[flow/run.sh]
#!/bin/bash
# the make line also repeats each setting of config.mk as NAME=value (left out here)
make -C /OpenROAD-flow-scripts/flow DESIGN_CONFIG=/design/flow/config.mk WORK_HOME=/design/flow/orfs CLKGATE_MAP_FILE= finish
[flow/config.mk]
export PLATFORM = sky130hd
export DESIGN_NAME = buffered_cl_builder
export DESIGN_NICKNAME = buffered_cl_builder
export VERILOG_FILES = /design/flow/design.v
export SDC_FILE = /design/flow/constraint.sdc
export NUM_CORES = 4
export LEC_CHECK = 0
export CAP_MARGIN = 40
export CELL_PAD_IN_SITES_DETAIL_PLACEMENT = 0
export CELL_PAD_IN_SITES_GLOBAL_PLACEMENT = 0
export CORE_MARGIN = 2
export CORE_UTILIZATION = 72
export CTS_CLUSTER_SIZE = 72
export HOLD_SLACK_MARGIN = 0.28
export MAX_ROUTING_LAYER = met5
export MIN_ROUTING_LAYER = met1
export SETUP_SLACK_MARGIN = 1.01
export SLEW_MARGIN = 20
export SYNTH_MEMORY_MAX_BITS = 8192
export TNS_END_PERCENT = 65
[flow/constraint.sdc]
create_clock -name core_clock -period 3.47 [get_ports {clk}]
set_input_delay 0.6940 -clock core_clock [delete_from_list [all_inputs] [get_ports {clk}]]
set_output_delay 0.6940 -clock core_clock [all_outputs]
set_load 0.01 [all_outputs]
[flow/design.v]
module cl_builder
#(
    parameter DATA_WIDTH = 32,
    parameter DATA_PER_CL = 16,
    parameter CL_WIDTH = 512,
    parameter EVICTION_POLICY = "ALL_ZEROS"  
)
(
    input logic clk,
    input logic reset,
    input logic evict,
    input logic data_wr,
    input logic [DATA_WIDTH - 1 : 0 ] data_in,
    output logic out_cl_valid,
    output logic [CL_WIDTH - 1 : 0 ] out_cl
);
    logic                       build_data_valid    [DATA_PER_CL];
    logic [DATA_WIDTH - 1 : 0 ] build_cl            [DATA_PER_CL];
    logic [DATA_PER_CL - 1 : 0][DATA_WIDTH - 1 : 0 ] out_cl_elements;
    logic build_cl_full;
    assign build_cl_full = build_data_valid[DATA_PER_CL-1];
    assign out_cl = out_cl_elements;
    always_ff @(posedge clk) begin
        out_cl_valid <= build_cl_full || evict;
        if (data_wr) begin
            build_cl[0]         <= data_in;
            build_data_valid[0] <= 1;
        end
        else if (build_cl_full || evict || reset) begin
            build_data_valid[0] <= 0;
        end
        for (int i = 1; i < DATA_PER_CL; i++) begin
            if (build_cl_full || evict || reset) begin
                build_data_valid[i] <= 0;
            end
            else if (data_wr) begin
                build_data_valid[i] <= build_data_valid[i-1];
            end
            if (data_wr) begin
                build_cl[i] <= build_cl[i-1];
            end
        end
        for (int i = 0; i < DATA_PER_CL; i++) begin
            if (build_data_valid[i]) begin
                out_cl_elements[i] <= build_cl[i];
            end
            else begin
                if (EVICTION_POLICY == "ALL_ZEROS") begin
                    out_cl_elements[i] <= '0;
                end
                else if (EVICTION_POLICY == "ALL_ONES") begin
                    out_cl_elements[i] <= '1;
                end
            end
        end
    end
endmodule
module cl_fifo
#(
    parameter DATA_WIDTH = 512,
    parameter DEPTH = 8,
    parameter COUNT_WIDTH = 3,
    parameter ALM_FULL_DIFF = 4
)
(
    input  logic                      clock,
    input  logic                      sclr,
    input  logic                      wrreq,
    input  logic                      rdreq,
    input  logic [DATA_WIDTH - 1 : 0] data,
    output logic                      empty,
    output logic                      full,
    output logic                      almost_full,
    output logic [DATA_WIDTH - 1 : 0] q
);
    localparam ALM_FULL_VALUE = DEPTH - ALM_FULL_DIFF;
    logic [DATA_WIDTH - 1 : 0] mem [DEPTH];
    logic [COUNT_WIDTH - 1 : 0] wr_ptr;
    logic [COUNT_WIDTH - 1 : 0] rd_ptr;
    logic [COUNT_WIDTH : 0]     count;
    logic do_wr;
    logic do_rd;
    assign empty       = (count == 0);
    assign full        = (count == DEPTH);
    assign almost_full = (count >= ALM_FULL_VALUE);
    assign q           = mem[rd_ptr];
    assign do_wr = wrreq && !full;
    assign do_rd = rdreq && !empty;
    always_ff @(posedge clock) begin
        if (do_wr) begin
            mem[wr_ptr] <= data;
        end
    end
    always_ff @(posedge clock) begin
        if (sclr) begin
            wr_ptr <= '0;
            rd_ptr <= '0;
            count  <= '0;
        end
        else begin
            if (do_wr) begin
                wr_ptr <= (wr_ptr == DEPTH - 1) ? '0 : wr_ptr + 1'b1;
            end
            if (do_rd) begin
                rd_ptr <= (rd_ptr == DEPTH - 1) ? '0 : rd_ptr + 1'b1;
            end
            count <= count + do_wr - do_rd;
        end
    end
endmodule
module buffered_cl_builder
#(
    parameter DATA_WIDTH = 32,
    parameter DATA_PER_CL = 16,
    parameter CL_WIDTH = 512,
    parameter EVICTION_POLICY = "ALL_ZEROS",  
    parameter BUFFER_DEPTH = 8,  
    parameter ALM_FULL_DIFF = 4  
)
(
    input logic clk,
    input logic reset,
    input logic evict,
    input logic data_wr,
    input logic [DATA_WIDTH - 1 : 0 ] data_in,
    input logic cl_rd,
    output logic alm_full,
    output logic out_cl_valid,
    output logic [CL_WIDTH - 1 : 0 ] out_cl
);
    logic clb_out_cl_valid;
    logic [CL_WIDTH - 1 : 0 ] clb_out_cl;
    logic                      fifo_wr_en;
    logic [CL_WIDTH - 1 : 0 ]  fifo_data_in;
    logic                      fifo_empty;
    logic                      fifo_full;
    logic                      fifo_alm_full;
    logic [CL_WIDTH - 1 : 0 ]  fifo_data_out;
    assign out_cl_valid = ~fifo_empty;
    assign out_cl       = fifo_data_out;
    assign alm_full     = fifo_alm_full;
    always_ff @(posedge clk) begin
        fifo_wr_en   <= clb_out_cl_valid;
        fifo_data_in <= clb_out_cl;
    end
    cl_builder #(
        .DATA_WIDTH(DATA_WIDTH),
        .DATA_PER_CL(DATA_PER_CL),
        .CL_WIDTH(CL_WIDTH),
        .EVICTION_POLICY(EVICTION_POLICY)
    ) cl_builder_internal_mod (
        .clk(clk),
        .reset(reset),
        .evict(evict),
        .data_wr(data_wr),
        .data_in(data_in),
        .out_cl_valid(clb_out_cl_valid),
        .out_cl(clb_out_cl)
    );
    cl_fifo #(
        .DATA_WIDTH(CL_WIDTH),
        .DEPTH(BUFFER_DEPTH),
        .COUNT_WIDTH($clog2(BUFFER_DEPTH)),
        .ALM_FULL_DIFF(ALM_FULL_DIFF)
    ) buffer_fifo_mod (
        .clock(clk),
        .sclr(reset),
        .wrreq(fifo_wr_en),
        .rdreq(cl_rd),
        .data(fifo_data_in),
        .empty(fifo_empty),
        .full(fifo_full),
        .almost_full(fifo_alm_full),
        .q(fifo_data_out)
    );
endmodule
==> impl_results.html, run 1 <==
<p>Metrics extracted from the flow reports.</p>
<table>
<tr><th>Metric</th><th>Value</th></tr>
<tr><th colspan="2">Pwr</th></tr>
<tr><td>Combinational fraction of design power</td><td>17.4%</td></tr>
<tr><td>Seq pwr share</td><td>46.5%</td></tr>
<tr><td>Combinational power</td><td>28.9 mW</td></tr>
<tr><td>Worst-case vdd ir drop</td><td>571 uV</td></tr>
<tr><td>Top Consumer</td><td>sequential cells</td></tr>
<tr><td>Clock network power share</td><td>36.0%</td></tr>
<tr><td>Power in sequential cells</td><td>77.0 mW</td></tr>
<tr><td>Leakage power of the design</td><td>78.8 nW</td></tr>
<tr><td>Pwr/cell area</td><td>716 mW/mm^2</td></tr>
<tr><td>Clk power</td><td>59.7 mW</td></tr>
<tr><td>Switching power as a share of total power</td><td>24.4%</td></tr>
<tr><td>Switching power</td><td>40.5 mW</td></tr>
<tr><td>Internal Power</td><td>125 mW</td></tr>
<tr><th colspan="2">Placement</th></tr>
<tr><td>Instance area at placement</td><td>0.207 sq mm</td></tr>
<tr><td>HPWL reported at the end of detailed placement</td><td>242 mm</td></tr>
<tr><td>Placer Congestion</td><td>0.772</td></tr>
<tr><td>Count of input and output buffers</td><td>550</td></tr>
<tr><td>Inst Count DP</td><td>12.2k</td></tr>
<tr><th colspan="2">Global routing</th></tr>
<tr><td>Vias in the first global route</td><td>91.4k</td></tr>
<tr><td>Largest net degree at the start of global routing</td><td>92</td></tr>
<tr><td>Wire length of the first global-routing pass</td><td>660 mm</td></tr>
<tr><td>Total global-route track usage</td><td>34.2%</td></tr>
<tr><td>Initial antenna violation count</td><td>22</td></tr>
<tr><td>Overall overflow remaining after global route</td><td>0</td></tr>
<tr><th colspan="2">Clocking</th></tr>
<tr><td>Clock transition at the register clock pins on the worst setup and hold paths after CTS</td><td>0.07 ns</td></tr>
<tr><td>Clk ins delay skew pair</td><td>1.02 ns</td></tr>
<tr><td>CTS tree</td><td>done</td></tr>
<tr><td>Total clock sinks</td><td>5663</td></tr>
<tr><td>CTS Root Cell</td><td>clkbuf_16</td></tr>
<tr><td>Cts bufs inserted</td><td>548</td></tr>
<tr><td>Maximum clock insertion buffer count</td><td>4</td></tr>
<tr><td>H-tree levels</td><td>6</td></tr>
<tr><th colspan="2">Logic synthesis</th></tr>
<tr><td>Cell Type Count</td><td>30</td></tr>
<tr><td>Synth Cell Area</td><td>0.194 sq mm</td></tr>
<tr><td>Dominant cell area share</td><td>71.4%</td></tr>
<tr><td>Number of standard cells after synthesis</td><td>8153</td></tr>
<tr><td>Avg Synthesized Cell Area</td><td>23.8 sq um</td></tr>
<tr><td>Share of synthesized registers carrying an async set or reset</td><td>0%</td></tr>
<tr><td>Net count after synthesis</td><td>8201</td></tr>
<tr><td>Mux share</td><td>15.0%</td></tr>
<tr><td>Yosys warns</td><td>5</td></tr>
<tr><td>Cell type with the highest aggregate area in the netlist</td><td>edfxtp_1</td></tr>
<tr><td>Synthesized flop and latch total</td><td>5663</td></tr>
<tr><td>Most instantiated flip-flop cell in the synthesis netlist</td><td>edfxtp_1</td></tr>
<tr><td>Area fraction in compound gates</td><td>0.0342%</td></tr>
<tr><td>Post-synthesis adder-cell area fraction</td><td>0.0748%</td></tr>
<tr><td>Yosys cell count</td><td>8153</td></tr>
<tr><td>Post-synthesis share of cell area spent on and, or, nand and nor gates</td><td>1.79%</td></tr>
<tr><td>EDFF count, synth</td><td>4608</td></tr>
<tr><td>Post-synth top cells</td><td>edfxtp_1 (4608), dfxtp_1 (1055), mux4_2 (1024)</td></tr>
<tr><td>Largest cells by area after synthesis</td><td>edfxtp_1 (71%), mux4_2 (12%), dfxtp_1 (11%)</td></tr>
<tr><td>Part of the Yosys area used for sequential elements</td><td>82.2%</td></tr>
<tr><td>Chip area from the yosys synthesis statistics</td><td>0.194 sq mm</td></tr>
<tr><td>Top cell type by instance count after synthesis</td><td>edfxtp_1</td></tr>
<tr><td>Largest combinational cell category by area</td><td>multiplexers</td></tr>
<tr><td>XOR/XNOR Fraction of Synth Area</td><td>0.00452%</td></tr>
<tr><th colspan="2">Setup path</th></tr>
<tr><td>Count of cells along the worst register-to-register path</td><td>7</td></tr>
<tr><td>Data arrival at the endpoint of the critical path</td><td>3.33 ns</td></tr>
<tr><td>Start of the worst register-to-register path</td><td>buffer_fifo_mod.count[2]</td></tr>
<tr><td>Worst path buffer plus inverter count</td><td>9</td></tr>
<tr><td>RR Endpoint</td><td>buffer_fifo_mod.mem[1][55]</td></tr>
<tr><td>Classification of the worst setup path</td><td>reg2out</td></tr>
<tr><td>Startpoint class of the critical path</td><td>flop</td></tr>
<tr><td>WP depth</td><td>11</td></tr>
<tr><td>Maximum fanout encountered on the critical timing path</td><td>6</td></tr>
<tr><td>End of the critical path</td><td>out_cl[291]</td></tr>
<tr><td>Top delay family on crit path</td><td>buffers and inverters</td></tr>
<tr><td>WP data required</td><td>2.78 ns</td></tr>
<tr><td>Max incr delay on CP</td><td>0.52 ns</td></tr>
<tr><td>R2R setup slack</td><td>0.70 ns</td></tr>
<tr><td>Slowest library cell on the worst path</td><td>mux4_2</td></tr>
<tr><td>Endpoint type of the worst setup path</td><td>output port</td></tr>
<tr><td>Sequence of cells on the critical path</td><td>buf_12 -&gt; buf_12 -&gt; buf_16 -&gt; buf_6 -&gt; buf_12 -&gt; buf_6 -&gt; buf_6 -&gt; buf_16 -&gt; mux4_2 -&gt; mux2_2 -&gt; buf_2</td></tr>
<tr><th colspan="2">Detailed routing</th></tr>
<tr><td>Post-detailed-route wirelength per cell</td><td>35.1 um</td></tr>
<tr><td>Number of vias after detailed routing</td><td>89.8k</td></tr>
<tr><td>Vias/cell</td><td>6.60</td></tr>
<tr><td>Violation count after the first detailed-route iteration</td><td>10.9k</td></tr>
<tr><td>Count of unresolved DRC violations after routing</td><td>0</td></tr>
<tr><td>Routed Wire Length</td><td>478 mm</td></tr>
<tr><td>Drt first pass iters</td><td>8</td></tr>
<tr><td>Count of nets left with antenna violations after detail routing</td><td>0</td></tr>
<tr><th colspan="2">Finish</th></tr>
<tr><td># nets final</td><td>9635</td></tr>
<tr><td>Cell area after layout</td><td>0.231 sq mm</td></tr>
<tr><td>Non-filler cells, final</td><td>13.6k</td></tr>
<tr><td>Fin util</td><td>86.3%</td></tr>
<tr><td>Layout-stage area growth over the synthesis result</td><td>19.2%</td></tr>
<tr><th colspan="2">Floorplanning</th></tr>
<tr><td>Area of the chip</td><td>0.274 sq mm</td></tr>
<tr><td>Row count</td><td>190</td></tr>
<tr><td>Number of I/O pins</td><td>551</td></tr>
<tr><td>Overall die width</td><td>523 um</td></tr>
<tr><td>Vertical die dimension</td><td>523 um</td></tr>
<tr><td>Core ar.</td><td>0.268 sq mm</td></tr>
<tr><td>Starting density of the core</td><td>72.4%</td></tr>
<tr><th colspan="2">Worst hold path</th></tr>
<tr><td>Hold Crit Endpoint</td><td>fifo_data_in[401]</td></tr>
<tr><td>Class of the worst hold path</td><td>reg2reg</td></tr>
<tr><td>Hold path depth</td><td>0</td></tr>
<tr><td>Origin of the worst min-delay path</td><td>cl_builder_internal_mod.out_cl_elements[401]</td></tr>
<tr><th colspan="2">Run status</th></tr>
<tr><td>Status</td><td>failed layout checks</td></tr>
<tr><td>SO Faults</td><td>setup timing</td></tr>
<tr><th colspan="2">Final timing</th></tr>
<tr><td>Rel. slew slack</td><td>50.5%</td></tr>
<tr><td>Achievable frequency</td><td>248 MHz</td></tr>
<tr><td>Worst slew pin tran</td><td>0.742 ns</td></tr>
<tr><td>Final worst slack</td><td>-0.558 ns</td></tr>
<tr><td>Setup repair after global routing missed its margin</td><td>yes</td></tr>
<tr><td>Number of failing setup endpoints in the final timing report</td><td>512</td></tr>
<tr><td>Final Hold Vio Count</td><td>0</td></tr>
<tr><td>Final period util</td><td>116%</td></tr>
<tr><td>Clk_skew</td><td>0.0416 ns</td></tr>
<tr><td>Max Transition Viols Final</td><td>0</td></tr>
<tr><td>Minimum clock period after layout</td><td>4.03 ns</td></tr>
<tr><th colspan="2">Run</th></tr>
<tr><td>Count of maximum capacitance violations</td><td>0</td></tr>
<tr><td>Count of tool warnings</td><td>33</td></tr>
</table>
-- repair_timing --
item                                   4_1_cts  5_1_grt
buffers inserted                           148      118
endpoints found under the hold margin       77        0
setup endpoints to repair                 2464     3380
cloned                                      65       17
resized                                   1129      797
hold buffers                                29        0
-- stage by stage --
stage / setup slack, ns / power [mW] / hold slack, ns / TNS, ns
2_1_floorplan: -14.02 / 89.6 / 0.310 / -
4_1_cts: -0.780 / 164 / 0.290 / -303.26
3_5_place_dp: 0.241 / 103 / 0.312 / 0
6_report: -0.558 / 166 / 0.316 / -191.01
5_1_grt: -0.599 / 169 / 0.302 / -219.82
3_3_place_gp: 0.262 / 103 / 0.310 / 0
-- area by class of cell --
| type | count | area, sq um |
|---|---|---|
| flip-flops and latches | 5663 | 160000 |
| fillers | 9999 | 36700 |
| multi-input cells | 2141 | 33500 |
| clock buffers | 823 | 16100 |
| repair buffers | 1223 | 15900 |
| well taps | 3552 | 4440 |
| clock inverters | 187 | 1750 |
| inverters | 10 | 37.5 |
| diodes | 5 | 12.5 |
-- layer usage --
metal	vias to the layer above	part of all wire [%]	global-route usage [%]
li1	36082	-	-
met1	47560	35	46.2
met2	5256	51	56.1
met3	878	9.7	7.22
met4	12	4.5	13.3
met5	-	0.015	0
==> inputs of run 2 (changes only) <==
Settings changed: ABC_AREA set to 1, CAP_MARGIN 40 to 20, CELL_PAD_IN_SITES_DETAIL_PLACEMENT 0 to not set, CELL_PAD_IN_SITES_GLOBAL_PLACEMENT 0 to not set, CTS_CLUSTER_SIZE 72 to 68, HOLD_SLACK_MARGIN 0.28 to 0.3, MAX_ROUTING_LAYER met5 to not set, MIN_ROUTING_LAYER met1 to not set, PLACE_DENSITY_LB_ADDON set to 0.02, TNS_END_PERCENT 65 to not set.
Clock period 3.47 ns to 3.49 ns, I/O delays scaled along.
==> run 2 against run 1 <==
Compared with the run above:
- still fails the layout checks on setup timing
- highest routed layer unchanged
- clock skew rose by 0.0022 ns
- sequential share of layout area fell by 7.7 points
- die area rose by 13%
- wire length rose by 29%
- register-to-register slack improved by 0.06 ns
- clock power rose by 2%
==> impl_results.html, run 2 <==
<p>Metrics extracted from the flow reports.</p>
<table>
<tr><th>Metric</th><th>Value</th></tr>
<tr><th colspan="2">Finish</th></tr>
<tr><td>Non-filler cells, final</td><td>26.0k (+91%)</td></tr>
<tr><td>Layout-stage area growth over the synthesis result</td><td>18.6%</td></tr>
<tr><td># nets final</td><td>21.6k (+120%)</td></tr>
<tr><td>Fin util</td><td>85.9% (-0.47 points)</td></tr>
<tr><th colspan="2">Global routing</th></tr>
<tr><td>Largest net degree at the start of global routing</td><td>96 (+4.3%)</td></tr>
<tr><td>Vias in the first global route</td><td>141k (+54%)</td></tr>
<tr><td>Wire length of the first global-routing pass</td><td>844 mm (+28%)</td></tr>
<tr><td>Overall overflow remaining after global route</td><td>0 (unchanged)</td></tr>
<tr><td>Total global-route track usage</td><td>36.8% (+2.6 points)</td></tr>
<tr><td>Initial antenna violation count</td><td>39 (+77%)</td></tr>
<tr><th colspan="2">Detailed routing</th></tr>
<tr><td>Count of unresolved DRC violations after routing</td><td>0 (unchanged)</td></tr>
<tr><td>Post-detailed-route wirelength per cell</td><td>23.6 um (-33%)</td></tr>
<tr><td>Violation count after the first detailed-route iteration</td><td>19.2k (+76%)</td></tr>
<tr><td>Routed Wire Length</td><td>614 mm (+29%)</td></tr>
<tr><td>Drt first pass iters</td><td>8 (unchanged)</td></tr>
<tr><td>Number of vias after detailed routing</td><td>148k (+65%)</td></tr>
<tr><td>Count of nets left with antenna violations after detail routing</td><td>0 (unchanged)</td></tr>
<tr><td>Vias/cell</td><td>5.69 (-14%)</td></tr>
<tr><th colspan="2">Setup path</th></tr>
<tr><td>Max incr delay on CP</td><td>0.38 ns (-0.14 ns)</td></tr>
<tr><td>R2R setup slack</td><td>0.76 ns (+0.06 ns)</td></tr>
<tr><td>WP data required</td><td>2.79 ns (about the same)</td></tr>
<tr><td>Classification of the worst setup path</td><td>reg2out</td></tr>
<tr><td>End of the critical path</td><td>out_cl[137]</td></tr>
<tr><td>Most used cell along the critical path</td><td>nand2_1</td></tr>
<tr><td>WP depth</td><td>12 (+1)</td></tr>
<tr><td>Top delay family on crit path</td><td>buffers and inverters</td></tr>
<tr><td>RR Endpoint</td><td>buffer_fifo_mod.mem[1][26]</td></tr>
<tr><td>Endpoint type of the worst setup path</td><td>output port</td></tr>
<tr><td>Startpoint class of the critical path</td><td>flop</td></tr>
<tr><td>Worst path buffer plus inverter count</td><td>7 (-2)</td></tr>
<tr><td>Slowest library cell on the worst path</td><td>dfxtp_4</td></tr>
<tr><td>Count of cells along the worst register-to-register path</td><td>7 (unchanged)</td></tr>
<tr><td>Data arrival at the endpoint of the critical path</td><td>2.98 ns (-0.35 ns)</td></tr>
<tr><td>Sequence of cells on the critical path</td><td>buf_12 -&gt; inv_16 -&gt; buf_12 -&gt; buf_16 -&gt; buf_4 -&gt; buf_6 -&gt; nand2_1 -&gt; nand3_1 -&gt; nand2_1 -&gt; nand2_1 -&gt; nand2_2 -&gt; buf_2</td></tr>
<tr><td>Start of the worst register-to-register path</td><td>buffer_fifo_mod.count[2]</td></tr>
<tr><td>Maximum fanout encountered on the critical timing path</td><td>12 (+6)</td></tr>
<tr><th colspan="2">Pwr</th></tr>
<tr><td>Combinational fraction of design power</td><td>29.4% (+12 points)</td></tr>
<tr><td>Top Consumer</td><td>sequential cells</td></tr>
<tr><td>Clk power</td><td>61.0 mW (+2%)</td></tr>
<tr><td>Internal Power</td><td>134 mW (+6.8%)</td></tr>
<tr><td>Worst-case vdd ir drop</td><td>634 uV (+11%)</td></tr>
<tr><td>Pwr/cell area</td><td>756 mW/mm^2 (+5.6%)</td></tr>
<tr><td>Clock network power share</td><td>31.0% (-5.0 points)</td></tr>
<tr><td>Switching power as a share of total power</td><td>32.1% (+7.6 points)</td></tr>
<tr><td>Leakage power of the design</td><td>124 nW (+57%)</td></tr>
<tr><td>Seq pwr share</td><td>39.6% (-6.9 points)</td></tr>
<tr><td>Switching power</td><td>63.1 mW (+56%)</td></tr>
<tr><td>Power in sequential cells</td><td>77.9 mW (+1%)</td></tr>
<tr><td>Combinational power</td><td>57.8 mW (+100%)</td></tr>
<tr><th colspan="2">Logic synthesis</th></tr>
<tr><td>Net count after synthesis</td><td>20.5k (+150%)</td></tr>
<tr><td>XOR/XNOR Fraction of Synth Area</td><td>0.00399% (-0.00052 points)</td></tr>
<tr><td>Area fraction in compound gates</td><td>0.0502% (+0.016 points)</td></tr>
<tr><td>Top cell type by instance count after synthesis</td><td>nand2_1</td></tr>
<tr><td>Largest combinational cell category by area</td><td>simple AND/OR/NAND/NOR gates</td></tr>
<tr><td>Cell type with the highest aggregate area in the netlist</td><td>edfxtp_1</td></tr>
<tr><td>Largest cells by area after synthesis</td><td>edfxtp_1 (63%), nand2_1 (12%), dfxtp_1 (9.6%)</td></tr>
<tr><td>Synthesized flop and latch total</td><td>5663 (unchanged)</td></tr>
<tr><td>Mux share</td><td>0% (-15 points)</td></tr>
<tr><td>Number of standard cells after synthesis</td><td>20.5k (+150%)</td></tr>
<tr><td>EDFF count, synth</td><td>4608 (unchanged)</td></tr>
<tr><td>Most instantiated flip-flop cell in the synthesis netlist</td><td>edfxtp_1</td></tr>
<tr><td>Yosys cell count</td><td>20.5k (+150%)</td></tr>
<tr><td>Synth Cell Area</td><td>0.219 sq mm (+13%)</td></tr>
<tr><td>Post-synthesis adder-cell area fraction</td><td>0.0662% (-0.0087 points)</td></tr>
<tr><td>Part of the Yosys area used for sequential elements</td><td>72.7% (-9.5 points)</td></tr>
<tr><td>Post-synthesis share of cell area spent on and, or, nand and nor gates</td><td>17.1% (+15 points)</td></tr>
<tr><td>Chip area from the yosys synthesis statistics</td><td>0.219 sq mm (+13%)</td></tr>
<tr><td>Share of synthesized registers carrying an async set or reset</td><td>0% (unchanged)</td></tr>
<tr><td>Avg Synthesized Cell Area</td><td>10.7 sq um (-55%)</td></tr>
<tr><td>Yosys warns</td><td>5 (unchanged)</td></tr>
<tr><td>Dominant cell area share</td><td>63.1% (-8.2 points)</td></tr>
<tr><td>Post-synth top cells</td><td>nand2_1 (7217), inv_1 (4629), edfxtp_1 (4608)</td></tr>
<tr><td>Cell Type Count</td><td>23 (-23%)</td></tr>
<tr><th colspan="2">Worst hold path</th></tr>
<tr><td>Class of the worst hold path</td><td>reg2reg</td></tr>
<tr><td>Hold path depth</td><td>0 (unchanged)</td></tr>
<tr><td>Hold Crit Endpoint</td><td>fifo_data_in[249]</td></tr>
<tr><td>Origin of the worst min-delay path</td><td>cl_builder_internal_mod.out_cl_elements[249]</td></tr>
<tr><th colspan="2">Floorplanning</th></tr>
<tr><td>Area of the chip</td><td>0.309 sq mm (+13%)</td></tr>
<tr><td>Core ar.</td><td>0.303 sq mm (+13%)</td></tr>
<tr><td>Row count</td><td>202 (+6.3%)</td></tr>
<tr><td>Vertical die dimension</td><td>556 um (+6.3%)</td></tr>
<tr><td>Number of I/O pins</td><td>551 (unchanged)</td></tr>
<tr><td>Starting density of the core</td><td>72.4% (about the same)</td></tr>
<tr><td>Overall die width</td><td>556 um (+6.3%)</td></tr>
<tr><th colspan="2">Final timing</th></tr>
<tr><td>Final total negative setup slack</td><td>-15.76 ns (+175.24 ns)</td></tr>
<tr><td>Setup repair after global routing missed its margin</td><td>yes</td></tr>
<tr><td>Rel. slew slack</td><td>20.2% (-30 points)</td></tr>
<tr><td>Final Hold Vio Count</td><td>0 (unchanged)</td></tr>
<tr><td>Achievable frequency</td><td>272 MHz</td></tr>
<tr><td>Final worst slack</td><td>-0.191 ns (+0.367 ns)</td></tr>
<tr><td>Clk_skew</td><td>0.0437 ns (+0.00216 ns)</td></tr>
<tr><td>Worst slew pin tran</td><td>1.20 ns (+0.453 ns)</td></tr>
<tr><td>Final period util</td><td>105% (-11 points)</td></tr>
<tr><td>Max Transition Viols Final</td><td>0 (unchanged)</td></tr>
<tr><td>Number of failing setup endpoints in the final timing report</td><td>291 (-43%)</td></tr>
<tr><td>Minimum clock period after layout</td><td>3.68 ns</td></tr>
<tr><th colspan="2">Clocking</th></tr>
<tr><td>Cts bufs inserted</td><td>556 (+1.5%)</td></tr>
<tr><td>CTS Root Cell</td><td>clkbuf_16</td></tr>
<tr><td>Total clock sinks</td><td>5663 (unchanged)</td></tr>
<tr><td>Maximum clock insertion buffer count</td><td>4 (unchanged)</td></tr>
<tr><td>Clock transition at the register clock pins on the worst setup and hold paths after CTS</td><td>0.06 ns (about the same)</td></tr>
<tr><td>Clk ins delay skew pair</td><td>1.03 ns (about the same)</td></tr>
<tr><td>CTS tree</td><td>done</td></tr>
<tr><td>H-tree levels</td><td>6 (unchanged)</td></tr>
<tr><th colspan="2">Placement</th></tr>
<tr><td>Inst Count DP</td><td>24.5k (+100%)</td></tr>
<tr><td>HPWL reported at the end of detailed placement</td><td>310 mm (+28%)</td></tr>
<tr><td>Setup Slack @ Placement</td><td>0.385 ns (+0.144 ns)</td></tr>
<tr><td>Placer Congestion</td><td>0.826 (+7.0%)</td></tr>
<tr><td>Count of input and output buffers</td><td>550 (unchanged)</td></tr>
<tr><th colspan="2">Run</th></tr>
<tr><td>Count of maximum capacitance violations</td><td>0 (unchanged)</td></tr>
<tr><td>Count of tool warnings</td><td>31 (-6.1%)</td></tr>
<tr><th colspan="2">Run status</th></tr>
<tr><td>SO Faults</td><td>setup timing</td></tr>
<tr><td>Status</td><td>failed layout checks</td></tr>
</table>
## run 2: through the flow
step	cell area (sq um)	hold WS (ns)	total power, mW
6_report	260000	0.316	197
5_1_grt	260000	0.316	202
4_1_cts	253000	0.306	190
3_5_place_dp	231000	0.312	126
3_3_place_gp	231000	0.310	125
2_1_floorplan	219000	0.310	104
## run 2: layout make-up
type	instances	area, sq um
Antenna cell	15	37.5
Clock buffer	815	16600
Clock inverter	211	1960
Fill cell	14009	42900
Inverter	4632	17400
Multi-Input combinational cell	9333	39200
Sequential cell	5663	160000
Tap cell	3978	4980
Timing Repair Buffer	1333	20200
Timing Repair inverter	8	160
## run 2: what timing repair did
item / 4_1_cts / 5_1_grt
endpoints found under the setup margin: 764 / 924
gates cloned: 72 / 130
gates resized: 306 / 1235
buffers inserted: 49 / 146
pin swaps: 14 / 135
hold endpoints to repair: 55 / 0
hold buffers: 23 / 0
## run 2: routing by layer
layer / part of all wire (%) / track usage [%] / wire, um / vias up
met5: 0.017 / 0 / 107 / -
met4: 6.8 / 20.9 / 41600 / 18
met3: 12 / 5.31 / 70600 / 1835
met2: 47 / 59.3 / 290000 / 9696
met1: 34 / 48.8 / 211000 / 70640
li1: - / - / - / 65725
==> inputs of run 3 (changes only) <==
Settings changed: ABC_AREA 1 to not set, CELL_PAD_IN_SITES_DETAIL_PLACEMENT set to 1, CELL_PAD_IN_SITES_GLOBAL_PLACEMENT set to 3, CORE_MARGIN 2 to 9, CORE_UTILIZATION 72 to 51, CTS_CLUSTER_DIAMETER set to 121, CTS_CLUSTER_SIZE 68 to 21, GPL_ROUTABILITY_DRIVEN set to 1, HOLD_SLACK_MARGIN 0.3 to not set, PLACE_DENSITY_LB_ADDON 0.02 to 0.11, SETUP_SLACK_MARGIN 1.01 to not set.
Clock period 3.49 ns to 6.0 ns, I/O delays scaled along.
==> run 3 against run 2 <==
Compared with the run above:
- now clean on timing, DRC and antenna
- worst hold slack improved by 0.0065 ns
- via count decreased by 46%
- clock-buffer cell count decreased by 270
- synthesized area decreased by 12%
- synthesized cell count decreased by 60%
- utilization decreased by 29 points
- final cell count decreased by 46%
- die area increased by 30%
- wire length decreased by 28%
- power decreased by 59%
- largest cell class unchanged
- largest power group unchanged
==> impl_results.html, run 3 <==
<p>Metrics extracted from the flow reports.</p>
<table>
<tr><th>Metric</th><th>Value</th></tr>
<tr><th colspan="2">Final timing</th></tr>
<tr><td>Max Transition Viols Final</td><td>0 (unchanged)</td></tr>
<tr><td>Clk_skew</td><td>0.0409 ns (-0.00284 ns)</td></tr>
<tr><td>Final Hold Vio Count</td><td>0 (unchanged)</td></tr>
<tr><td>Minimum clock period after layout</td><td>5.24 ns</td></tr>
<tr><td>Worst slew pin tran</td><td>1.12 ns (-0.0755 ns)</td></tr>
<tr><td>Setup repair after global routing missed its margin</td><td>no</td></tr>
<tr><td>Final total negative setup slack</td><td>0 ns (+15.76 ns)</td></tr>
<tr><td>Rel. slew slack</td><td>25.4% (+5.1 points)</td></tr>
<tr><td>Final period util</td><td>87.3% (-18 points)</td></tr>
<tr><td>Achievable frequency</td><td>191 MHz</td></tr>
<tr><td>Number of failing setup endpoints in the final timing report</td><td>0 (-100%)</td></tr>
<tr><th colspan="2">Global routing</th></tr>
<tr><td>Total global-route track usage</td><td>21.9% (-15 points)</td></tr>
<tr><td>Vias in the first global route</td><td>86.5k (-39%)</td></tr>
<tr><td>Wire length of the first global-routing pass</td><td>640 mm (-24%)</td></tr>
<tr><td>Initial antenna violation count</td><td>17 (-56%)</td></tr>
<tr><td>Overall overflow remaining after global route</td><td>0 (unchanged)</td></tr>
<tr><td>Largest net degree at the start of global routing</td><td>114 (+19%)</td></tr>
<tr><th colspan="2">Finish</th></tr>
<tr><td>Fill cell total of the finished layout</td><td>31.0k (+120%)</td></tr>
<tr><td># nets final</td><td>8898 (-59%)</td></tr>
<tr><td>Layout-stage area growth over the synthesis result</td><td>11.1%</td></tr>
<tr><td>Non-filler cells, final</td><td>14.1k (-46%)</td></tr>
<tr><th colspan="2">Clocking</th></tr>
<tr><td>CTS Root Cell</td><td>clkbuf_16</td></tr>
<tr><td>Post-CTS repair timing setup buffer count</td><td>0 (-100%)</td></tr>
<tr><td>Clk ins delay skew pair</td><td>0.94 ns (-0.09 ns)</td></tr>
<tr><td>Clock transition at the register clock pins on the worst setup and hold paths after CTS</td><td>0.08 ns (+0.02 ns)</td></tr>
<tr><td>H-tree levels</td><td>5 (-1)</td></tr>
<tr><td>Number of gates resized after CTS</td><td>0 (-100%)</td></tr>
<tr><td>CTS tree</td><td>done</td></tr>
<tr><td>Maximum clock insertion buffer count</td><td>4 (unchanged)</td></tr>
<tr><td>Cts bufs inserted</td><td>307 (-45%)</td></tr>
<tr><td>Post-cts hold-fix buffer tally</td><td>0 (-100%)</td></tr>
<tr><td>Total clock sinks</td><td>5663 (unchanged)</td></tr>
<tr><th colspan="2">Detailed routing</th></tr>
<tr><td>Count of unresolved DRC violations after routing</td><td>0 (unchanged)</td></tr>
<tr><td>Count of nets left with antenna violations after detail routing</td><td>0 (unchanged)</td></tr>
<tr><td>Routed Wire Length</td><td>444 mm (-28%)</td></tr>
<tr><td>Number of vias after detailed routing</td><td>80.4k (-46%)</td></tr>
<tr><td>Post-detailed-route wirelength per cell</td><td>31.4 um (+33%)</td></tr>
<tr><td>Violation count after the first detailed-route iteration</td><td>6481 (-66%)</td></tr>
<tr><td>Vias/cell</td><td>5.69 (about the same)</td></tr>
<tr><td>Drt first pass iters</td><td>5 (-3)</td></tr>
<tr><th colspan="2">Logic synthesis</th></tr>
<tr><td>Cell Type Count</td><td>30 (+30%)</td></tr>
<tr><td>Top cell type by instance count after synthesis</td><td>edfxtp_1</td></tr>
<tr><td>Number of standard cells after synthesis</td><td>8153 (-60%)</td></tr>
<tr><td>Mux share</td><td>15.0% (+15 points)</td></tr>
<tr><td>Avg Synthesized Cell Area</td><td>23.8 sq um (+120%)</td></tr>
<tr><td>Part of the Yosys area used for sequential elements</td><td>82.2% (+9.5 points)</td></tr>
<tr><td>Post-synthesis share of cell area spent on and, or, nand and nor gates</td><td>1.79% (-15 points)</td></tr>
<tr><td>Area fraction in compound gates</td><td>0.0342% (-0.016 points)</td></tr>
<tr><td>Synthesized flop and latch total</td><td>5663 (unchanged)</td></tr>
<tr><td>Cell type with the highest aggregate area in the netlist</td><td>edfxtp_1</td></tr>
<tr><td>Synth Cell Area</td><td>0.194 sq mm (-12%)</td></tr>
<tr><td>Yosys warns</td><td>5 (unchanged)</td></tr>
<tr><td>Post-synth top cells</td><td>edfxtp_1 (4608), dfxtp_1 (1055), mux4_2 (1024)</td></tr>
<tr><td>XOR/XNOR Fraction of Synth Area</td><td>0.00452% (+0.00052 points)</td></tr>
<tr><td>Post-synthesis adder-cell area fraction</td><td>0.0748% (+0.0087 points)</td></tr>
<tr><td>Chip area from the yosys synthesis statistics</td><td>0.194 sq mm (-12%)</td></tr>
<tr><td>Share of synthesized registers carrying an async set or reset</td><td>0% (unchanged)</td></tr>
<tr><td>Yosys cell count</td><td>8153 (-60%)</td></tr>
<tr><td>Largest combinational cell category by area</td><td>multiplexers</td></tr>
<tr><td>EDFF count, synth</td><td>4608 (unchanged)</td></tr>
<tr><td>Most instantiated flip-flop cell in the synthesis netlist</td><td>edfxtp_1</td></tr>
<tr><td>Largest cells by area after synthesis</td><td>edfxtp_1 (71%), mux4_2 (12%), dfxtp_1 (11%)</td></tr>
<tr><td>Net count after synthesis</td><td>8201 (-60%)</td></tr>
<tr><td>Dominant cell area share</td><td>71.4% (+8.2 points)</td></tr>
<tr><th colspan="2">Pwr</th></tr>
<tr><td>Combinational fraction of design power</td><td>17.4% (-12 points)</td></tr>
<tr><td>Combinational power</td><td>14.0 mW (-76%)</td></tr>
<tr><td>Switching power</td><td>19.7 mW (-69%)</td></tr>
<tr><td>Top Consumer</td><td>sequential cells</td></tr>
<tr><td>Post-layout total power</td><td>80.5 mW (-59%)</td></tr>
<tr><td>Clk power</td><td>22.1 mW (-64%)</td></tr>
<tr><td>Pwr/cell area</td><td>373 mW/mm^2 (-51%)</td></tr>
<tr><td>Seq pwr share</td><td>55.2% (+16 points)</td></tr>
<tr><td>Leakage power of the design</td><td>67.5 nW (-45%)</td></tr>
<tr><td>Switching power as a share of total power</td><td>24.5% (-7.6 points)</td></tr>
<tr><td>Worst-case vdd ir drop</td><td>320 uV (-49%)</td></tr>
<tr><td>Power in sequential cells</td><td>44.4 mW (-43%)</td></tr>
<tr><td>Clock network power share</td><td>27.4% (-3.6 points)</td></tr>
<tr><td>Internal Power</td><td>60.8 mW (-54%)</td></tr>
<tr><th colspan="2">Floorplanning</th></tr>
<tr><td>Row count</td><td>226 (+12%)</td></tr>
<tr><td>Area of the chip</td><td>0.403 sq mm (+30%)</td></tr>
<tr><td>Starting density of the core</td><td>51.2% (-21 points)</td></tr>
<tr><td>Vertical die dimension</td><td>635 um (+14%)</td></tr>
<tr><td>Core ar.</td><td>0.379 sq mm (+25%)</td></tr>
<tr><td>Number of I/O pins</td><td>551 (unchanged)</td></tr>
<tr><td>Overall die width</td><td>635 um (+14%)</td></tr>
<tr><th colspan="2">Setup path</th></tr>
<tr><td>WP data required</td><td>4.80 ns (+2.01 ns)</td></tr>
<tr><td>Startpoint class of the critical path</td><td>flop</td></tr>
<tr><td>WP depth</td><td>5 (-7)</td></tr>
<tr><td>Start of the worst register-to-register path</td><td>buffer_fifo_mod.count[2]</td></tr>
<tr><td>Data arrival at the endpoint of the critical path</td><td>4.04 ns (+1.06 ns)</td></tr>
<tr><td>Classification of the worst setup path</td><td>reg2out</td></tr>
<tr><td>Worst path buffer plus inverter count</td><td>3 (-4)</td></tr>
<tr><td>Maximum fanout encountered on the critical timing path</td><td>27 (+15)</td></tr>
<tr><td>R2R setup slack</td><td>2.71 ns (+1.95 ns)</td></tr>
<tr><td>RR Endpoint</td><td>buffer_fifo_mod.mem[5][90]</td></tr>
<tr><td>Slowest library cell on the worst path</td><td>dfxtp_4</td></tr>
<tr><td>End of the critical path</td><td>out_cl[401]</td></tr>
<tr><td>Endpoint type of the worst setup path</td><td>output port</td></tr>
<tr><td>Most used cell along the critical path</td><td>buf_4</td></tr>
<tr><td>Count of cells along the worst register-to-register path</td><td>7 (unchanged)</td></tr>
<tr><td>Sequence of cells on the critical path</td><td>buf_4 -&gt; buf_4 -&gt; mux4_2 -&gt; mux2_2 -&gt; clkdlybuf4s50_1</td></tr>
<tr><td>Top delay family on crit path</td><td>buffers and inverters</td></tr>
<tr><td>Max incr delay on CP</td><td>0.87 ns (+0.49 ns)</td></tr>
<tr><th colspan="2">Placement</th></tr>
<tr><td>Placer Congestion</td><td>0.731 (-12%)</td></tr>
<tr><td>HPWL reported at the end of detailed placement</td><td>258 mm (-17%)</td></tr>
<tr><td>Count of input and output buffers</td><td>550 (unchanged)</td></tr>
<tr><td>Inst Count DP</td><td>13.6k (-45%)</td></tr>
<tr><th colspan="2">Worst hold path</th></tr>
<tr><td>Hold path depth</td><td>0 (unchanged)</td></tr>
<tr><td>Hold Crit Endpoint</td><td>fifo_data_in[354]</td></tr>
<tr><td>Class of the worst hold path</td><td>reg2reg</td></tr>
<tr><td>Origin of the worst min-delay path</td><td>cl_builder_internal_mod.out_cl_elements[354]</td></tr>
<tr><th colspan="2">Run</th></tr>
<tr><td>Count of tool warnings</td><td>71 (+130%)</td></tr>
<tr><td>Count of maximum capacitance violations</td><td>0 (unchanged)</td></tr>
<tr><th colspan="2">Run status</th></tr>
<tr><td>Status</td><td>no timing/DRC/antenna violations</td></tr>
</table>
==> run 3: area by class of cell <==
cell class                      count  area [sq um]  area share, %
Clock inverter                     12           131         0.0610
Multi-Input combinational cell   2141         32800           15.2
Clock buffer                      545          8750           4.06
Tap cell                         5016          6280           2.91
Sequential cell                  5663        160000           74.0
Timing Repair Buffer              727          7990           3.71
Inverter                           10          37.5         0.0174
Antenna cell                       11          27.5         0.0128
==> run 3: routing by layer <==
metal	part of all wire (%)	track usage (%)	vias to the layer above
met5	0	0	-
met4	1.7	3.56	0
met3	4.0	2.76	407
met2	53	39.0	1461
met1	42	29.6	44262
li1	-	-	34256
==> run 3: through the flow <==
step	area (sq um)	hold WS [ns]	setup slack [ns]	util, %
6_report	216000	0.323	0.764	56.9
5_1_grt	216000	0.323	0.476	56.9
4_1_cts	216000	0.320	0.545	56.9
3_5_place_dp	207000	0.313	1.61	54.5
3_3_place_gp	207000	0.310	1.63	54.5
2_1_floorplan	194000	0.310	-11.49	-
==> inputs of run 4 (changes only) <==
Settings changed: CELL_PAD_IN_SITES_DETAIL_PLACEMENT 1 to not set, CELL_PAD_IN_SITES_GLOBAL_PLACEMENT 3 to not set, CORE_MARGIN 9 to 2, CORE_UTILIZATION 51 to 69, CTS_CLUSTER_DIAMETER 121 to 195, CTS_CLUSTER_SIZE 21 to not set, GPL_ROUTABILITY_DRIVEN 1 to not set, PLACE_DENSITY_LB_ADDON 0.11 to not set.
Clock period 6.0 ns to 4.3 ns, I/O delays scaled along.
==> run 4 against run 3 <==
Compared with the run above:
- still clean
- critical path depth up 2
- register-to-register slack worse by 1.4 ns
- die area decreased by 29%
- worst hold slack lost 0.019 ns
- non-clock buffer count grew 206
- synthesized cell count is the same
- synthesized area unchanged
- clock-buffer cell count grew 267
- clock power up 120%
==> impl_results.html, run 4 <==
<p>Metrics extracted from the flow reports.</p>
<table>
<tr><th>Metric</th><th>Value</th></tr>
<tr><th colspan="2">Placement</th></tr>
<tr><td>HPWL reported at the end of detailed placement</td><td>232 mm (-9.8%)</td></tr>
<tr><td>Count of input and output buffers</td><td>550 (unchanged)</td></tr>
<tr><td>Placer Congestion</td><td>0.766 (+4.8%)</td></tr>
<tr><th colspan="2">Global routing</th></tr>
<tr><td>Overall overflow remaining after global route</td><td>0 (unchanged)</td></tr>
<tr><td>Initial antenna violation count</td><td>19 (+2)</td></tr>
<tr><td>Wire length of the first global-routing pass</td><td>614 mm (-4.0%)</td></tr>
<tr><td>Vias in the first global route</td><td>87.7k (+1.4%)</td></tr>
<tr><td>Total global-route track usage</td><td>30.2% (+8.3 points)</td></tr>
<tr><td>Largest net degree at the start of global routing</td><td>109 (-4.4%)</td></tr>
<tr><th colspan="2">Floorplanning</th></tr>
<tr><td>Starting density of the core</td><td>69.4% (+18 points)</td></tr>
<tr><td>Overall die width</td><td>534 um (-16%)</td></tr>
<tr><td>Vertical die dimension</td><td>534 um (-16%)</td></tr>
<tr><td>Area of the chip</td><td>0.285 sq mm (-29%)</td></tr>
<tr><td>Core ar.</td><td>0.279 sq mm (-26%)</td></tr>
<tr><td>Row count</td><td>194 (-14%)</td></tr>
<tr><td>Number of I/O pins</td><td>551 (unchanged)</td></tr>
<tr><th colspan="2">Setup path</th></tr>
<tr><td>R2R setup slack</td><td>1.33 ns (-1.38 ns)</td></tr>
<tr><td>Worst path buffer plus inverter count</td><td>5 (+2)</td></tr>
<tr><td>Endpoint type of the worst setup path</td><td>output port</td></tr>
<tr><td>Most used cell along the critical path</td><td>buf_16</td></tr>
<tr><td>Start of the worst register-to-register path</td><td>buffer_fifo_mod.count[2]</td></tr>
<tr><td>Slowest library cell on the worst path</td><td>mux4_2</td></tr>
<tr><td>Data arrival at the endpoint of the critical path</td><td>3.43 ns (-0.61 ns)</td></tr>
<tr><td>RR Endpoint</td><td>buffer_fifo_mod.count[2]</td></tr>
<tr><td>Top delay family on crit path</td><td>buffers and inverters</td></tr>
<tr><td>Maximum fanout encountered on the critical timing path</td><td>12 (-56%)</td></tr>
<tr><td>Classification of the worst setup path</td><td>reg2out</td></tr>
<tr><td>Count of cells along the worst register-to-register path</td><td>10 (+3)</td></tr>
<tr><td>WP depth</td><td>7 (+2)</td></tr>
<tr><td>End of the critical path</td><td>out_cl[295]</td></tr>
<tr><td>Sequence of cells on the critical path</td><td>buf_12 -&gt; buf_4 -&gt; buf_16 -&gt; buf_16 -&gt; mux4_2 -&gt; mux2_2 -&gt; clkdlybuf4s50_1</td></tr>
<tr><td>Max incr delay on CP</td><td>0.52 ns (-0.35 ns)</td></tr>
<tr><td>WP data required</td><td>3.44 ns (-1.36 ns)</td></tr>
<tr><td>Startpoint class of the critical path</td><td>flop</td></tr>
<tr><th colspan="2">Logic synthesis</th></tr>
<tr><td>Synth Cell Area</td><td>0.194 sq mm (unchanged)</td></tr>
<tr><td>Post-synthesis adder-cell area fraction</td><td>0.0748% (unchanged)</td></tr>
<tr><td>Area fraction in compound gates</td><td>0.0342% (unchanged)</td></tr>
<tr><td>Number of standard cells after synthesis</td><td>8153 (unchanged)</td></tr>
<tr><td>Avg Synthesized Cell Area</td><td>23.8 sq um (unchanged)</td></tr>
<tr><td>Yosys warns</td><td>5 (unchanged)</td></tr>
<tr><td>Synthesized flop and latch total</td><td>5663 (unchanged)</td></tr>
<tr><td>Part of the Yosys area used for sequential elements</td><td>82.2% (unchanged)</td></tr>
<tr><td>Largest cells by area after synthesis</td><td>edfxtp_1 (71%), mux4_2 (12%), dfxtp_1 (11%)</td></tr>
<tr><td>Mux share</td><td>15.0% (unchanged)</td></tr>
<tr><td>Dominant cell area share</td><td>71.4% (unchanged)</td></tr>
<tr><td>Top cell type by instance count after synthesis</td><td>edfxtp_1</td></tr>
<tr><td>Largest combinational cell category by area</td><td>multiplexers</td></tr>
<tr><td>Post-synth top cells</td><td>edfxtp_1 (4608), dfxtp_1 (1055), mux4_2 (1024)</td></tr>
<tr><td>Chip area from the yosys synthesis statistics</td><td>0.194 sq mm (unchanged)</td></tr>
<tr><td>Net count after synthesis</td><td>8201 (unchanged)</td></tr>
<tr><td>XOR/XNOR Fraction of Synth Area</td><td>0.00452% (unchanged)</td></tr>
<tr><td>Yosys cell count</td><td>8153 (unchanged)</td></tr>
<tr><td>Most instantiated flip-flop cell in the synthesis netlist</td><td>edfxtp_1</td></tr>
<tr><td>Share of synthesized registers carrying an async set or reset</td><td>0% (unchanged)</td></tr>
<tr><td>Post-synthesis share of cell area spent on and, or, nand and nor gates</td><td>1.79% (unchanged)</td></tr>
<tr><td>Cell type with the highest aggregate area in the netlist</td><td>edfxtp_1</td></tr>
<tr><td>Cell Type Count</td><td>30 (unchanged)</td></tr>
<tr><td>EDFF count, synth</td><td>4608 (unchanged)</td></tr>
<tr><th colspan="2">Pwr</th></tr>
<tr><td>Combinational fraction of design power</td><td>15.4% (-2.0 points)</td></tr>
<tr><td>Power in sequential cells</td><td>62.0 mW (+40%)</td></tr>
<tr><td>Switching power as a share of total power</td><td>23.4% (-1.0 points)</td></tr>
<tr><td>Worst-case vdd ir drop</td><td>447 uV (+40%)</td></tr>
<tr><td>Post-layout total power</td><td>131 mW (+63%)</td></tr>
<tr><td>Clock network power share</td><td>37.2% (+9.8 points)</td></tr>
<tr><td>Leakage power of the design</td><td>76.2 nW (+13%)</td></tr>
<tr><td>Seq pwr share</td><td>47.4% (-7.8 points)</td></tr>
<tr><td>Top Consumer</td><td>sequential cells</td></tr>
<tr><td>Pwr/cell area</td><td>576 mW/mm^2 (+54%)</td></tr>
<tr><td>Internal Power</td><td>100 mW (+65%)</td></tr>
<tr><td>Switching power</td><td>30.7 mW (+56%)</td></tr>
<tr><td>Combinational power</td><td>20.2 mW (+44%)</td></tr>
<tr><td>Clk power</td><td>48.7 mW (+120%)</td></tr>
<tr><th colspan="2">Detailed routing</th></tr>
<tr><td>Violation count after the first detailed-route iteration</td><td>8897 (+37%)</td></tr>
<tr><td>Routed Wire Length</td><td>425 mm (-4.2%)</td></tr>
<tr><td>Count of nets left with antenna violations after detail routing</td><td>0 (unchanged)</td></tr>
<tr><td>Vias/cell</td><td>6.30 (+11%)</td></tr>
<tr><td>Count of unresolved DRC violations after routing</td><td>0 (unchanged)</td></tr>
<tr><td>Number of vias after detailed routing</td><td>85.1k (+5.9%)</td></tr>
<tr><td>Drt first pass iters</td><td>5 (unchanged)</td></tr>
<tr><td>Post-detailed-route wirelength per cell</td><td>31.5 um (+0.17%)</td></tr>
<tr><th colspan="2">Clocking</th></tr>
<tr><td>Clk ins delay skew pair</td><td>1.01 ns (+0.07 ns)</td></tr>
<tr><td>CTS tree</td><td>done</td></tr>
<tr><td>CTS Root Cell</td><td>clkbuf_16</td></tr>
<tr><td>Total clock sinks</td><td>5663 (unchanged)</td></tr>
<tr><td>Maximum clock insertion buffer count</td><td>4 (unchanged)</td></tr>
<tr><td>H-tree levels</td><td>6 (+1)</td></tr>
<tr><td>Post-cts hold-fix buffer tally</td><td>0 (unchanged)</td></tr>
<tr><td>Cts bufs inserted</td><td>551 (+79%)</td></tr>
<tr><td>Clock transition at the register clock pins on the worst setup and hold paths after CTS</td><td>0.07 ns (about the same)</td></tr>
<tr><th colspan="2">Final timing</th></tr>
<tr><td>Number of failing setup endpoints in the final timing report</td><td>0 (unchanged)</td></tr>
<tr><td>Rel. slew slack</td><td>31.7% (+6.4 points)</td></tr>
<tr><td>Final total negative setup slack</td><td>0 ns (unchanged)</td></tr>
<tr><td>Final Hold Vio Count</td><td>0 (unchanged)</td></tr>
<tr><td>Final period util</td><td>99.9% (+13 points)</td></tr>
<tr><td>Achievable frequency</td><td>233 MHz</td></tr>
<tr><td>Max Transition Viols Final</td><td>0 (unchanged)</td></tr>
<tr><td>Minimum clock period after layout</td><td>4.29 ns</td></tr>
<tr><td>Clk_skew</td><td>0.0349 ns (-0.00599 ns)</td></tr>
<tr><td>Setup repair after global routing missed its margin</td><td>yes</td></tr>
<tr><td>Worst slew pin tran</td><td>1.02 ns (-0.0959 ns)</td></tr>
<tr><th colspan="2">Finish</th></tr>
<tr><td>Layout-stage area growth over the synthesis result</td><td>17.2%</td></tr>
<tr><td>Fin util</td><td>81.4% (+24 points)</td></tr>
<tr><td>Fill cell total of the finished layout</td><td>12.6k (-59%)</td></tr>
<tr><td># nets final</td><td>9348 (+5.1%)</td></tr>
<tr><th colspan="2">Worst hold path</th></tr>
<tr><td>Hold Crit Endpoint</td><td>fifo_data_in[71]</td></tr>
<tr><td>Hold path depth</td><td>0 (unchanged)</td></tr>
<tr><td>Origin of the worst min-delay path</td><td>cl_builder_internal_mod.out_cl_elements[71]</td></tr>
<tr><td>Class of the worst hold path</td><td>reg2reg</td></tr>
<tr><th colspan="2">Run</th></tr>
<tr><td>Count of maximum capacitance violations</td><td>0 (unchanged)</td></tr>
<tr><td>Count of tool warnings</td><td>39 (-45%)</td></tr>
<tr><th colspan="2">Run status</th></tr>
<tr><td>Status</td><td>no timing/DRC/antenna violations</td></tr>
</table>
==> run 4: per-layer routing <==
metal	vias up	share of wire, %	GRT usage [%]
met3	573	8.1	5.45
li1	35514	-	-
met1	45566	38	42.6
met5	-	0.0026	0
met2	3492	50	49.4
met4	2	3.0	8.90
==> run 4: area by class of cell <==
| cell class | count | area [sq um] | area share [%] |
|---|---|---|---|
| sequential | 5663 | 160000 | 70.2 |
| multi-input combinational | 2141 | 32900 | 14.5 |
| clock buffer | 812 | 16300 | 7.17 |
| timing repair buffer | 933 | 11600 | 5.11 |
| tap | 3724 | 4660 | 2.05 |
| clock inverter | 206 | 2260 | 0.995 |
| antenna | 20 | 50.0 | 0.0220 |
| inverter | 10 | 37.5 | 0.0165 |
==> run 4: per-stage QoR <==
stage,std cells,instance area [sq um],setup WS (ns),hold slack [ns]
global route,13493,227000,-0.0768,0.313
CTS,13415,226000,-0.174,0.305
global placement,12310,206000,0.772,0.310
finish,13509,227000,0.00522,0.304
floorplan,8153,194000,-13.19,0.310
detailed placement,12310,206000,0.736,0.312
==> run 4: repair_timing <==
action,CTS,global route
gates cloned,37,8
setup buffers,50,67
gates resized,329,187
setup endpoints to repair,502,212
==> inputs of run 5 (changes only) <==
Settings changed: CORE_UTILIZATION 69 to 32, CTS_CLUSTER_DIAMETER 195 to not set.
Clock period 4.3 ns to 6.28 ns, I/O delays scaled along.
==> run 5 against run 4 <==
Compared with the run above:
- largest power group unchanged
- die area grew 110%
- synthesized cell count is the same
- final cell count grew 31%
- highest routed layer unchanged
- still clean
- sequential share of layout area shrank 1.2 points
- critical path depth shrank 1
- register-to-register slack gained 1.6 ns
- synthesized area is the same
- non-clock buffer count shrank 182
==> impl_results.html, run 5 <==
<p>Metrics extracted from the flow reports.</p>
<table>
<tr><th>Metric</th><th>Value</th></tr>
<tr><th colspan="2">Run status</th></tr>
<tr><td>Status</td><td>no timing/DRC/antenna violations</td></tr>
<tr><th colspan="2">Final timing</th></tr>
<tr><td>Setup repair after global routing missed its margin</td><td>no</td></tr>
<tr><td>Achievable frequency</td><td>185 MHz</td></tr>
<tr><td>Final total negative setup slack</td><td>0 ns (unchanged)</td></tr>
<tr><td>Final period util</td><td>85.9% (-14 points)</td></tr>
<tr><td>Final Hold Vio Count</td><td>0 (unchanged)</td></tr>
<tr><td>Worst slew pin tran</td><td>1.13 ns (+0.108 ns)</td></tr>
<tr><td>Rel. slew slack</td><td>24.6% (-7.2 points)</td></tr>
<tr><td>Max Transition Viols Final</td><td>0 (unchanged)</td></tr>
<tr><td>Number of failing setup endpoints in the final timing report</td><td>0 (unchanged)</td></tr>
<tr><td>Minimum clock period after layout</td><td>5.39 ns</td></tr>
<tr><td>Clk_skew</td><td>0.0731 ns (+0.0382 ns)</td></tr>
<tr><td>Final hold slack</td><td>0.293 ns (-0.0104 ns)</td></tr>
<tr><th colspan="2">Clocking</th></tr>
<tr><td>Total clock sinks</td><td>5663 (unchanged)</td></tr>
<tr><td>CTS tree</td><td>done</td></tr>
<tr><td>Number of gates resized after CTS</td><td>0 (-100%)</td></tr>
<tr><td>CTS Root Cell</td><td>clkbuf_16</td></tr>
<tr><td>Clk ins delay skew pair</td><td>1.08 ns (+0.07 ns)</td></tr>
<tr><td>Maximum clock insertion buffer count</td><td>4 (unchanged)</td></tr>
<tr><td>Clock transition at the register clock pins on the worst setup and hold paths after CTS</td><td>0.06 ns (about the same)</td></tr>
<tr><td>Cts bufs inserted</td><td>582 (+5.6%)</td></tr>
<tr><td>Post-cts hold-fix buffer tally</td><td>0 (unchanged)</td></tr>
<tr><td>H-tree levels</td><td>6 (unchanged)</td></tr>
<tr><td>Post-CTS repair timing setup buffer count</td><td>0 (-100%)</td></tr>
<tr><th colspan="2">Setup path</th></tr>
<tr><td>Top delay family on crit path</td><td>buffers and inverters</td></tr>
<tr><td>Sequence of cells on the critical path</td><td>buf_12 -&gt; buf_12 -&gt; buf_12 -&gt; mux4_2 -&gt; mux2_2 -&gt; clkdlybuf4s50_1</td></tr>
<tr><td>RR Endpoint</td><td>buffer_fifo_mod.mem[1][206]</td></tr>
<tr><td>Classification of the worst setup path</td><td>reg2out</td></tr>
<tr><td>Slowest library cell on the worst path</td><td>dfxtp_4</td></tr>
<tr><td>Data arrival at the endpoint of the critical path</td><td>4.14 ns (+0.71 ns)</td></tr>
<tr><td>End of the critical path</td><td>out_cl[123]</td></tr>
<tr><td>Startpoint class of the critical path</td><td>flop</td></tr>
<tr><td>Start of the worst register-to-register path</td><td>buffer_fifo_mod.count[2]</td></tr>
<tr><td>Most used cell along the critical path</td><td>buf_12</td></tr>
<tr><td>WP data required</td><td>5.02 ns (+1.58 ns)</td></tr>
<tr><td>Maximum fanout encountered on the critical timing path</td><td>54 (+42)</td></tr>
<tr><td>Max incr delay on CP</td><td>0.84 ns (+0.32 ns)</td></tr>
<tr><td>Endpoint type of the worst setup path</td><td>output port</td></tr>
<tr><td>Count of cells along the worst register-to-register path</td><td>7 (-3)</td></tr>
<tr><td>Worst path buffer plus inverter count</td><td>4 (-1)</td></tr>
<tr><td>WP depth</td><td>6 (-1)</td></tr>
<tr><td>R2R setup slack</td><td>2.92 ns (+1.59 ns)</td></tr>
<tr><th colspan="2">Detailed routing</th></tr>
<tr><td>Count of nets left with antenna violations after detail routing</td><td>0 (unchanged)</td></tr>
<tr><td>Post-detailed-route wirelength per cell</td><td>26.6 um (-15%)</td></tr>
<tr><td>Vias/cell</td><td>4.68 (-26%)</td></tr>
<tr><td>Violation count after the first detailed-route iteration</td><td>7044 (-21%)</td></tr>
<tr><td>Number of vias after detailed routing</td><td>82.9k (-2.7%)</td></tr>
<tr><td>Drt first pass iters</td><td>5 (unchanged)</td></tr>
<tr><td>Routed Wire Length</td><td>471 mm (+11%)</td></tr>
<tr><td>Count of unresolved DRC violations after routing</td><td>0 (unchanged)</td></tr>
<tr><th colspan="2">Logic synthesis</th></tr>
<tr><td>Cell type with the highest aggregate area in the netlist</td><td>edfxtp_1</td></tr>
<tr><td>Dominant cell area share</td><td>71.4% (unchanged)</td></tr>
<tr><td>Net count after synthesis</td><td>8201 (unchanged)</td></tr>
<tr><td>Yosys cell count</td><td>8153 (unchanged)</td></tr>
<tr><td>Part of the Yosys area used for sequential elements</td><td>82.2% (unchanged)</td></tr>
<tr><td>Largest cells by area after synthesis</td><td>edfxtp_1 (71%), mux4_2 (12%), dfxtp_1 (11%)</td></tr>
<tr><td>Synthesized flop and latch total</td><td>5663 (unchanged)</td></tr>
<tr><td>Post-synthesis adder-cell area fraction</td><td>0.0748% (unchanged)</td></tr>
<tr><td>Area fraction in compound gates</td><td>0.0342% (unchanged)</td></tr>
<tr><td>Post-synth top cells</td><td>edfxtp_1 (4608), dfxtp_1 (1055), mux4_2 (1024)</td></tr>
<tr><td>XOR/XNOR Fraction of Synth Area</td><td>0.00452% (unchanged)</td></tr>
<tr><td>Share of synthesized registers carrying an async set or reset</td><td>0% (unchanged)</td></tr>
<tr><td>Avg Synthesized Cell Area</td><td>23.8 sq um (unchanged)</td></tr>
<tr><td>Synth Cell Area</td><td>0.194 sq mm (unchanged)</td></tr>
<tr><td>Cell Type Count</td><td>30 (unchanged)</td></tr>
<tr><td>Most instantiated flip-flop cell in the synthesis netlist</td><td>edfxtp_1</td></tr>
<tr><td>Mux share</td><td>15.0% (unchanged)</td></tr>
<tr><td>Chip area from the yosys synthesis statistics</td><td>0.194 sq mm (unchanged)</td></tr>
<tr><td>Yosys warns</td><td>5 (unchanged)</td></tr>
<tr><td>Largest combinational cell category by area</td><td>multiplexers</td></tr>
<tr><td>Top cell type by instance count after synthesis</td><td>edfxtp_1</td></tr>
<tr><td>EDFF count, synth</td><td>4608 (unchanged)</td></tr>
<tr><td>Post-synthesis share of cell area spent on and, or, nand and nor gates</td><td>1.79% (unchanged)</td></tr>
<tr><td>Number of standard cells after synthesis</td><td>8153 (unchanged)</td></tr>
<tr><th colspan="2">Run</th></tr>
<tr><td>Count of tool warnings</td><td>41 (+5.1%)</td></tr>
<tr><td>Count of maximum capacitance violations</td><td>0 (unchanged)</td></tr>
<tr><th colspan="2">Placement</th></tr>
<tr><td>Inst Count DP</td><td>16.6k (+35%)</td></tr>
<tr><td>HPWL reported at the end of detailed placement</td><td>278 mm (+20%)</td></tr>
<tr><td>Placer Congestion</td><td>0.718 (-6.3%)</td></tr>
<tr><td>Instance area at placement</td><td>0.210 sq mm (+2.2%)</td></tr>
<tr><td>Count of input and output buffers</td><td>550 (unchanged)</td></tr>
<tr><th colspan="2">Pwr</th></tr>
<tr><td>Combinational fraction of design power</td><td>14.7% (-0.7 points)</td></tr>
<tr><td>Internal Power</td><td>69.6 mW (-31%)</td></tr>
<tr><td>Switching power as a share of total power</td><td>24.5% (+1.1 points)</td></tr>
<tr><td>Seq pwr share</td><td>46.2% (-1.2 points)</td></tr>
<tr><td>Top Consumer</td><td>sequential cells</td></tr>
<tr><td>Power in sequential cells</td><td>42.6 mW (-31%)</td></tr>
<tr><td>Pwr/cell area</td><td>399 mW/mm^2 (-31%)</td></tr>
<tr><td>Clk power</td><td>36.1 mW (-26%)</td></tr>
<tr><td>Worst-case vdd ir drop</td><td>289 uV (-35%)</td></tr>
<tr><td>Switching power</td><td>22.6 mW (-26%)</td></tr>
<tr><td>Combinational power</td><td>13.5 mW (-33%)</td></tr>
<tr><td>Clock network power share</td><td>39.2% (+2.0 points)</td></tr>
<tr><td>Leakage power of the design</td><td>73.4 nW (-3.6%)</td></tr>
<tr><th colspan="2">Floorplanning</th></tr>
<tr><td>Core ar.</td><td>0.603 sq mm (+120%)</td></tr>
<tr><td>Overall die width</td><td>782 um (+46%)</td></tr>
<tr><td>Row count</td><td>285 (+47%)</td></tr>
<tr><td>Area of the chip</td><td>0.612 sq mm (+110%)</td></tr>
<tr><td>Starting density of the core</td><td>32.2% (-37 points)</td></tr>
<tr><td>Number of I/O pins</td><td>551 (unchanged)</td></tr>
<tr><td>Vertical die dimension</td><td>782 um (+46%)</td></tr>
<tr><th colspan="2">Finish</th></tr>
<tr><td>Cell area after layout</td><td>0.231 sq mm (+1.7%)</td></tr>
<tr><td># nets final</td><td>9197 (-1.6%)</td></tr>
<tr><td>Non-filler cells, final</td><td>17.7k (+31%)</td></tr>
<tr><td>Layout-stage area growth over the synthesis result</td><td>19.2%</td></tr>
<tr><td>Fill cell total of the finished layout</td><td>52.9k (+320%)</td></tr>
<tr><th colspan="2">Worst hold path</th></tr>
<tr><td>Hold path depth</td><td>0 (unchanged)</td></tr>
<tr><td>Hold Crit Endpoint</td><td>fifo_data_in[192]</td></tr>
<tr><td>Class of the worst hold path</td><td>reg2reg</td></tr>
<tr><td>Origin of the worst min-delay path</td><td>cl_builder_internal_mod.out_cl_elements[192]</td></tr>
<tr><th colspan="2">Global routing</th></tr>
<tr><td>Total global-route track usage</td><td>15.0% (-15 points)</td></tr>
<tr><td>Vias in the first global route</td><td>85.8k (-2.2%)</td></tr>
<tr><td>Largest net degree at the start of global routing</td><td>128 (+17%)</td></tr>
<tr><td>Wire length of the first global-routing pass</td><td>660 mm (+7.5%)</td></tr>
<tr><td>Overall overflow remaining after global route</td><td>0 (unchanged)</td></tr>
<tr><td>Initial antenna violation count</td><td>46 (+27)</td></tr>
</table>
-- run 5: area by class of cell --
type | count | area, sq um | share of cell area, %
antenna | 11 | 27.5 | 0.0119
clock buffer | 778 | 16200 | 7.03
clock inverter | 311 | 4390 | 1.90
inverter | 10 | 37.5 | 0.0162
multi-input combinational | 2141 | 32800 | 14.2
sequential | 5663 | 160000 | 69.0
tap | 8036 | 10100 | 4.35
timing repair buffer | 751 | 8050 | 3.48
-- run 5: metal layers --
layer	GRT usage [%]	vias to the layer above	wire (um)
li1	-	35182	-
met1	20.1	44656	200000
met3	2.61	592	26700
met4	3.60	4	11000
met2	25.4	2421	234000
met5	0	-	19
-- run 5: stage by stage --
step	power [mW]	setup slack, ns	util, %
2_1_floorplan	50.7	-11.21	-
3_3_place_gp	57.1	1.92	34.9
3_5_place_dp	57.3	1.89	34.9
4_1_cts	93.4	0.650	38.3
5_1_grt	95.3	0.623	38.3
6_report	92.2	0.888	38.3
No activity file was given, so power comes from the tool's default toggle rates.
